amber:
==> flow/design.v (excerpt) <==
module  CED(
  input  clk,
  input  rst,
  input  enable,
  output reg ird,
  input  [7:0] idata,	
  output reg [13:0] iaddr,
  output reg cwr_mag_0,
  output reg [12:0] cdata_mag_wr0,
  output reg crd_mag_0,
  input  [12:0] cdata_mag_rd0,
  output reg [13:0] caddr_mag_0,
  output reg cwr_ang_0,
  output reg [12:0] cdata_ang_wr0,
  output reg crd_ang_0,
  input  [12:0] cdata_ang_rd0,
  output reg [13:0] caddr_ang_0,
  output reg cwr1,
  output reg [12:0] cdata_wr1,
  output reg crd1,
  input  [12:0] cdata_rd1,
  output reg [13:0] caddr_1,
  output reg cwr2,
  output reg [12:0] cdata_wr2,
  output reg [13:0] caddr_2,
  output done
);
  parameter INITIAL = 2'd0;
  parameter LAYER0  = 2'd1;
  parameter LAYER1  = 2'd2;
  parameter LAYER2  = 2'd3;
  parameter READ    = 2'd0;
  parameter EXECUTE = 2'd1;
  parameter WRITE   = 2'd2;
  reg  [2:0]  top_cs;
  reg  [2:0]  top_ns;
  reg  [2:0]  inner_cs;
  reg  [2:0]  inner_ns;
  reg  [13:0] p0_addr;  
  reg  [13:0] p1_addr;  
  reg  [12:0] gx_pixel;
  reg  [12:0] gy_pixel;
  reg  [5:0]  read0_cnt;
  reg  [2:0]  read1_cnt;
  reg  [3:0]  read2_cnt;
  reg  [7:0]  row_cnt;
  reg  [7:0]  column_cnt;
  reg         boundary0;
  wire        boundary;
  reg  [12:0] hys_data;
  wire        read_enable;
  wire        skip_to_write;
  wire        skip_to_write0;
  wire        skip_to_write1;
  wire        skip_to_write2;
  wire layer0_done;
  wire layer1_done;
  wire layer2_done;
  wire read0_done;
  wire read1_done;
  wire read2_done;
  wire read_done;
  assign read0_done = (read0_cnt==6'd41);
  assign read1_done = (read1_cnt==3'd6);
  assign read2_done = (read2_cnt==4'd12);
  ...
export LEC_CHECK = 0
export ABC_AREA = 1
export CAP_MARGIN = 35
export CELL_PAD_IN_SITES_DETAIL_PLACEMENT = 0
export CELL_PAD_IN_SITES_GLOBAL_PLACEMENT = 3
export CORE_ASPECT_RATIO = 1.33
export CORE_MARGIN = 6
export CORE_UTILIZATION = 40
export CTS_CLUSTER_SIZE = 51
export GPL_ROUTABILITY_DRIVEN = 1
export HOLD_SLACK_MARGIN = 0.04
export MAX_ROUTING_LAYER = met4
export PLACE_DENSITY_LB_ADDON = 0.1
export SETUP_SLACK_MARGIN = 0.66
export SLEW_MARGIN = 30
create_clock -name core_clock -period 4.37 [get_ports {clk}]
run.sh (not shown) runs the stock make flow with config.mk's settings and CLKGATE_MAP_FILE=.
amber did not stop at any stage, and its layout met the timing, design-rule and antenna checks.
## Diff of input files: raven against amber
Settings: CORE_MARGIN: 6 -> 2; SETUP_SLACK_MARGIN: 0.66 -> unset; ABC_AREA: 1 -> unset; CAP_MARGIN: 35 -> 20; CORE_ASPECT_RATIO: 1.33 -> unset; CELL_PAD_IN_SITES_DETAIL_PLACEMENT: 0 -> unset; SLEW_MARGIN: 30 -> 20; CELL_PAD_IN_SITES_GLOBAL_PLACEMENT: 3 -> unset; CTS_CLUSTER_SIZE: 51 -> unset; HOLD_SLACK_MARGIN: 0.04 -> unset; MAX_ROUTING_LAYER: met4 -> unset; PLACE_DENSITY_LB_ADDON: 0.1 -> unset; GPL_ROUTABILITY_DRIVEN: 1 -> unset; the clock period (ns, I/O delays scaled along): 4.37 -> 5.0.
==> results <==
- | power per unit of standard cell area | raven vs amber | 0.98% lower |
- When raven is measured against amber, its number of cells on the worst hold path turns out 1 lower.
- raven vs amber, xor and xnor fraction of the mapped netlist area went up by 1.9 points.
- Changes observed in raven relative to amber: count of filler cells inserted in the layout now sits lower; combinational share of power now sits higher; number of nets in the final layout now sits lower.
What cedar does differently from raven at the input level:
Settings: PLACE_DENSITY_LB_ADDON newly set to 0.1; CORE_ASPECT_RATIO newly set to 1.74; SLEW_MARGIN changed from 20 to 30.
--- outcome ---
cedar completed; timing, DRC and antenna clean
For count of hold-fix buffers inserted at cts, raven and cedar come out practically identical.
The run showing the greater clock skew is cedar.
Clock network fraction of design power: cedar vs raven down 1.8 points
Per the comparison of cedar with raven, CTS clock-pin slew for the worst setup and hold paths held steady; leakage power total was more or less identical.
Going from raven to cedar, fmax now smaller, setup slack after layout has decreased.

---

CED again, from the RTL that the note above started with.
clock: 6.26 ns
lec_check: 0
cap_margin: 10
cell_pad_in_sites_detail_placement: 0
cell_pad_in_sites_global_placement: 3
core_margin: 2
core_utilization: 22
gpl_routability_driven: 0
gpl_timing_driven: 1
max_routing_layer: met5
min_routing_layer: met2
place_density_lb_addon: 0.22
slew_margin: 20
tns_end_percent: 10
The starting point passed the timing, design-rule and antenna checks.
Then changed:
--- a/flow/config.mk
+++ b/flow/config.mk
@@ -10 +10 @@
-export CELL_PAD_IN_SITES_GLOBAL_PLACEMENT = 3
+export CELL_PAD_IN_SITES_GLOBAL_PLACEMENT = 0
@@ -12 +12 @@
-export CORE_UTILIZATION = 22
+export CORE_UTILIZATION = 72
@@ -16 +16 @@
-export MIN_ROUTING_LAYER = met2
+export MIN_ROUTING_LAYER = met1
@@ -17,0 +18 @@
+export SETUP_SLACK_MARGIN = -0.31
==> flow/constraint.sdc (replaced) <==
create_clock -name core_clock -period 4.09 [get_ports {clk}]
set_input_delay 0.8180 -clock core_clock [delete_from_list [all_inputs] [get_ports {clk}]]
set_output_delay 0.8180 -clock core_clock [all_outputs]
set_load 0.01 [all_outputs]
Effect:
- With this change the flow completed, yet does not pass: negative setup slack
- total power came out higher by about 35%
- worst setup slack loses 1200 ps
- clock-buffer cell count came out lower by 5
- utilization came out higher by 61 points
- routed wire length came out lower by about 5%
- register-to-register slack loses 1600 ps
Then changed:
--- a/flow/config.mk
+++ b/flow/config.mk
@@ -7,0 +8 @@
+export ABC_AREA = 1
@@ -12,0 +14,2 @@
+export CTS_CLUSTER_DIAMETER = 176
+export CTS_CLUSTER_SIZE = 91
@@ -17,2 +20,2 @@
-export PLACE_DENSITY_LB_ADDON = 0.22
-export SETUP_SLACK_MARGIN = -0.31
+export PLACE_DENSITY = 0.41
+export SETUP_SLACK_MARGIN = 0.82
==> flow/constraint.sdc (replaced) <==
create_clock -name core_clock -period 2.75 [get_ports {clk}]
set_input_delay 0.5500 -clock core_clock [delete_from_list [all_inputs] [get_ports {clk}]]
set_output_delay 0.5500 -clock core_clock [all_outputs]
set_load 0.01 [all_outputs]
Effect: The new run aborted during global routing, error DPL-0038. Area after synthesis rises by 5.6%. Die size goes up by 5.4%. Synthesized cell count rises by 27%.
Then changed:
==> flow/config.mk (replaced) <==
export PLATFORM = sky130hd
export DESIGN_NAME = CED
export DESIGN_NICKNAME = CED
export VERILOG_FILES = /design/flow/design.v
export SDC_FILE = /design/flow/constraint.sdc
export NUM_CORES = 4
export LEC_CHECK = 0
export ABC_AREA = 1
export CAP_MARGIN = 20
export CORE_MARGIN = 2
export CORE_UTILIZATION = 72
export CTS_CLUSTER_DIAMETER = 373
export SETUP_SLACK_MARGIN = -0.28
export SLEW_MARGIN = 20
==> flow/constraint.sdc (replaced) <==
create_clock -name core_clock -period 2.7 [get_ports {clk}]
set_input_delay 0.5400 -clock core_clock [delete_from_list [all_inputs] [get_ports {clk}]]
set_output_delay 0.5400 -clock core_clock [all_outputs]
set_load 0.01 [all_outputs]
This time the run aborted during clock tree synthesis.
Die size does not change.
Synthesized cell count does not change.
Area after synthesis does not change.
Then changed:
--- a/flow/config.mk
+++ b/flow/config.mk
@@ -8 +7,0 @@
-export ABC_AREA = 1
@@ -11,3 +10 @@
-export CORE_UTILIZATION = 72
-export CTS_CLUSTER_DIAMETER = 373
-export SETUP_SLACK_MARGIN = -0.28
+export CORE_UTILIZATION = 29
==> flow/constraint.sdc (replaced) <==
create_clock -name core_clock -period 4.76 [get_ports {clk}]
set_input_delay 0.9520 -clock core_clock [delete_from_list [all_inputs] [get_ports {clk}]]
set_output_delay 0.9520 -clock core_clock [all_outputs]
set_load 0.01 [all_outputs]
What happened:
- With this change the flow passed the timing, design-rule and antenna checks
- area after synthesis drops by a few percent
- die area climbs by well over a third
- synthesized cell count drops by about a fifth
Then changed:
--- a/flow/config.mk
+++ b/flow/config.mk
@@ -7,0 +8 @@
+export ABC_AREA = 1
@@ -10 +11,2 @@
-export CORE_UTILIZATION = 29
+export CORE_UTILIZATION = 72
+export PLACE_DENSITY_LB_ADDON = 0.24
==> flow/constraint.sdc (replaced) <==
create_clock -name core_clock -period 4.21 [get_ports {clk}]
set_input_delay 0.8420 -clock core_clock [delete_from_list [all_inputs] [get_ports {clk}]]
set_output_delay 0.8420 -clock core_clock [all_outputs]
set_load 0.01 [all_outputs]
=>
- worst setup slack loses 23 ps
- worst hold slack is worse by 12 ps
- total power came out higher by 1.6%
- routed wire length rose by 4.6%
- non-clock buffer count went down by 30
- flip-flop count does not change
- via count increases by 22%
- design area hardly moves

---

build 20:
CED again, from the RTL that the note above started with.
export LEC_CHECK = 0
export CAP_MARGIN = 10
export CELL_PAD_IN_SITES_DETAIL_PLACEMENT = 0
export CELL_PAD_IN_SITES_GLOBAL_PLACEMENT = 0
export CORE_MARGIN = 2
export CORE_UTILIZATION = 72
export CTS_CLUSTER_DIAMETER = 358
export GPL_ROUTABILITY_DRIVEN = 0
export GPL_TIMING_DRIVEN = 1
export MAX_ROUTING_LAYER = met5
export MIN_ROUTING_LAYER = met1
export PLACE_DENSITY = 0.65
export SLEW_MARGIN = 20
export TNS_END_PERCENT = 10
create_clock -name core_clock -period 4.09 [get_ports {clk}]
Completing all stages was not enough for build 20: its layout failed the final checks because of negative setup slack.
The following lists how build 72 was set up differently from build 20:
- CTS_CLUSTER_DIAMETER: 358 -> unset
- SETUP_SLACK_MARGIN: unset -> 0.61
- CTS_CLUSTER_SIZE: unset -> 37
- CORE_UTILIZATION: 72 -> 71
- the clock period (ns, I/O delays scaled along): 4.09 -> 3.13
Findings:
Compared with build 20, in build 72 die outline area climbed about 1.4%; CTS buffer count saw an increase; simple-gate share of the synthesized area was more or less identical. No final results exist for build 72, since it was stopped by error GRT-0232 during global routing (5_1_grt). Complete run, failing final checks: build 20, reason negative setup slack.
diff inputs: build 72 => build 95
- a deleted SETUP_SLACK_MARGIN that had been 0.61
- a deleted CTS_CLUSTER_SIZE that had been 37
- a change of the clock period (ns, I/O delays scaled along) from 3.13 to 4.09
==> results <==
Finished, but not clean: build 95, with negative setup slack. Delta (build 95 minus build 72): CTS buffer count fell by 2.3%; row count stayed essentially flat; top-level I/O count stayed essentially flat; cell area after placement fell by 6.4%.
[inputs] build 67 vs build 95
- removing TNS_END_PERCENT (formerly 10)
- removing GPL_ROUTABILITY_DRIVEN (formerly 0)
- removing GPL_TIMING_DRIVEN (formerly 1)
- changing CORE_UTILIZATION from 71 to 72
- removing MIN_ROUTING_LAYER (formerly met1)
- changing CAP_MARGIN from 10 to 0
- removing CELL_PAD_IN_SITES_DETAIL_PLACEMENT (formerly 0)
- removing MAX_ROUTING_LAYER (formerly met5)
- removing CELL_PAD_IN_SITES_GLOBAL_PLACEMENT (formerly 0)
- removing PLACE_DENSITY (formerly 0.65)
- changing the clock period (ns, I/O delays scaled along) from 4.09 to 4.14
Findings:
- Build 67 completed end to end; final checks failed (negative setup slack).
- Compare build 67 and build 95 | data required time of the critical path lower: build 95
- Build 95 ended up with reg -> out as its category of the critical setup timing path; build 67 ended up with reg -> reg.
- [compare] base=build 95 new=build 67: post-layout instance count excluding filler cells comparable; internal power higher; number of remaining DRC errors about even; area growth from synthesis to layout went up.
> inputs changed (build 67 -> build 8)
- setting CTS_CLUSTER_SIZE to 36 for the first time
- changing CORE_UTILIZATION from 72 to 68
- changing CAP_MARGIN from 0 to 20
- changing the clock period (ns, I/O delays scaled along) from 4.14 to 3.37
Findings:
Delta(utilization, build 8 - build 67) > 0. Against build 67, build 8 comes in 579 higher on first-iteration DRC count. Horizontal die size is lower on build 67. The layout from build 8, despite a flow that completed every stage, fails the layout checks, with the failing checks listed as negative setup slack. In build 8, the total routed wirelength came out 17% above the value in build 67. In build 8 the number of setup violations in the final report turned out 84% higher than in build 67. What build 67 reported for overall power after layout has to be multiplied by 1.3 to get the figure for build 8. Cmp build 8 and build 67 / well tap count / higher: build 8. Going from build 67 to build 8, worst setup slack now sits lower; cell count went up 297; maximum number of pins on one net before global-route repair decreased by 25 relative to the old numbers.
For build 96, these inputs were changed with respect to build 8:
- clearing CTS_CLUSTER_SIZE, which used to be 36
- swapping 68 for 66 in CORE_UTILIZATION
- swapping 3.37 for 4.1 in the clock period (ns, I/O delays scaled along)
--- outcome ---
- Ran to the end and failed final checks on negative setup slack: build 96.
- On clock network power consumption, build 8 loses to build 96.
- Relative to build 8, total power after layout has decreased by 2.1 mW in build 96.
- Per the comparison of build 96 with build 8, number of maximum-capacitance constraint violations saw little to no change; met3 usage in global routing went down 4.6 points; final worst slack shows an increase of 1.82 ns.
- When build 96 is measured against build 8, its global-route usage turns out 12 points lower.
- Reported for build 8 and build 96, post-synthesis cell count from yosys turned out identical to the last digit.
- Routing usage on met2 (lower): build 96
- From build 8 to build 96 the numbers moved as follows: share of power burned in combinational logic went down 0.7 points; worst slack on hold paths went down 0.016 ns; combined buffer and inverter count along the critical path went up 3.

---

## oak
Starting RTL as in the previous note.
make LEC_CHECK=0 CAP_MARGIN=10 CELL_PAD_IN_SITES_DETAIL_PLACEMENT=0 CELL_PAD_IN_SITES_GLOBAL_PLACEMENT=1 CORE_MARGIN=2 CORE_UTILIZATION=57 GPL_ROUTABILITY_DRIVEN=0 GPL_TIMING_DRIVEN=1 MAX_ROUTING_LAYER=met5 MIN_ROUTING_LAYER=met1 PLACE_DENSITY_LB_ADDON=0.22 SLEW_MARGIN=20 TNS_END_PERCENT=10 finish   # period 4.09 ns
oak -> stages 100% | layout checks FAIL | setup timing
> inputs changed (oak -> pine)
- CORE_UTILIZATION now 58, was 57
- SETUP_SLACK_MARGIN now 0.6, previously not set
==> comparison <==
oak ran in full, but the layout does not pass; the checks complain about setup timing.
[flow] pine | stages: complete | final checks: fail | reason: setup timing
Changes observed in pine relative to oak: maximum clock frequency dropped about 4.4%; average wire per standard cell grew by 1.4%; fraction of power consumed by the clock network rose 0.3 points.
Summary of pine over oak: worst hold margin closely matched the old numbers; number of different library cells in the post-synthesis netlist was more or less identical; worst reg2reg path depth grew by 2.
Compared pine vs oak, and sequential share of layout area is down in pine.
Modified inputs, birch compared to pine
- CORE_UTILIZATION: 58 -> 29
- MIN_ROUTING_LAYER: met1 -> unset
- CELL_PAD_IN_SITES_GLOBAL_PLACEMENT: 1 -> unset
- GPL_TIMING_DRIVEN: 1 -> unset
- GPL_ROUTABILITY_DRIVEN: 0 -> unset
- SETUP_SLACK_MARGIN: 0.6 -> unset
- MAX_ROUTING_LAYER: met5 -> unset
- CAP_MARGIN: 10 -> 20
- TNS_END_PERCENT: 10 -> unset
- CELL_PAD_IN_SITES_DETAIL_PLACEMENT: 0 -> unset
- PLACE_DENSITY_LB_ADDON: 0.22 -> unset
- the clock period (ns, I/O delays scaled along): 4.09 -> 7.5
- In the metrics for pine and birch, the one carrying the higher worst slack at placement is birch.
- Width of the die went up by more than a quarter going from pine to birch.
- Summary of pine and birch: one run falls short of a clean finish, namely pine.
- From the logs: pine reached the end of the flow and failed the layout checks with setup timing.
- For birch, the slowest library cell on the worst path was sky130_fd_sc_hd__nor3_1, unlike pine, where it was sky130_fd_sc_hd__dfrtp_1.
- Lower fraction of area in multi-input gates was reported by birch, not pine.
- Between birch and pine, it is birch whose count of clock-buffer cells in the layout is lower, by 2.9%.
- Worst setup path startpoint: column_cnt[1]$_DFFE_PP0P_ -> birch, idata_buffer_y[0]$_DFFE_PP0P_ -> pine
- pine → birch: number of global-route vias before repair now smaller; proportion of cell area occupied by registers now larger.
- Max final-layout setup total negative slack across pine and birch: birch
- pine → birch: critical path depth decreased by 16 relative to the old numbers, utilization after layout decreased by 38 points relative to the old numbers.
- Comparing clock buffer count from CTS for pine and birch, the smaller number came from pine.
Power figures rest on the tool's default switching activity, not on a simulated workload.
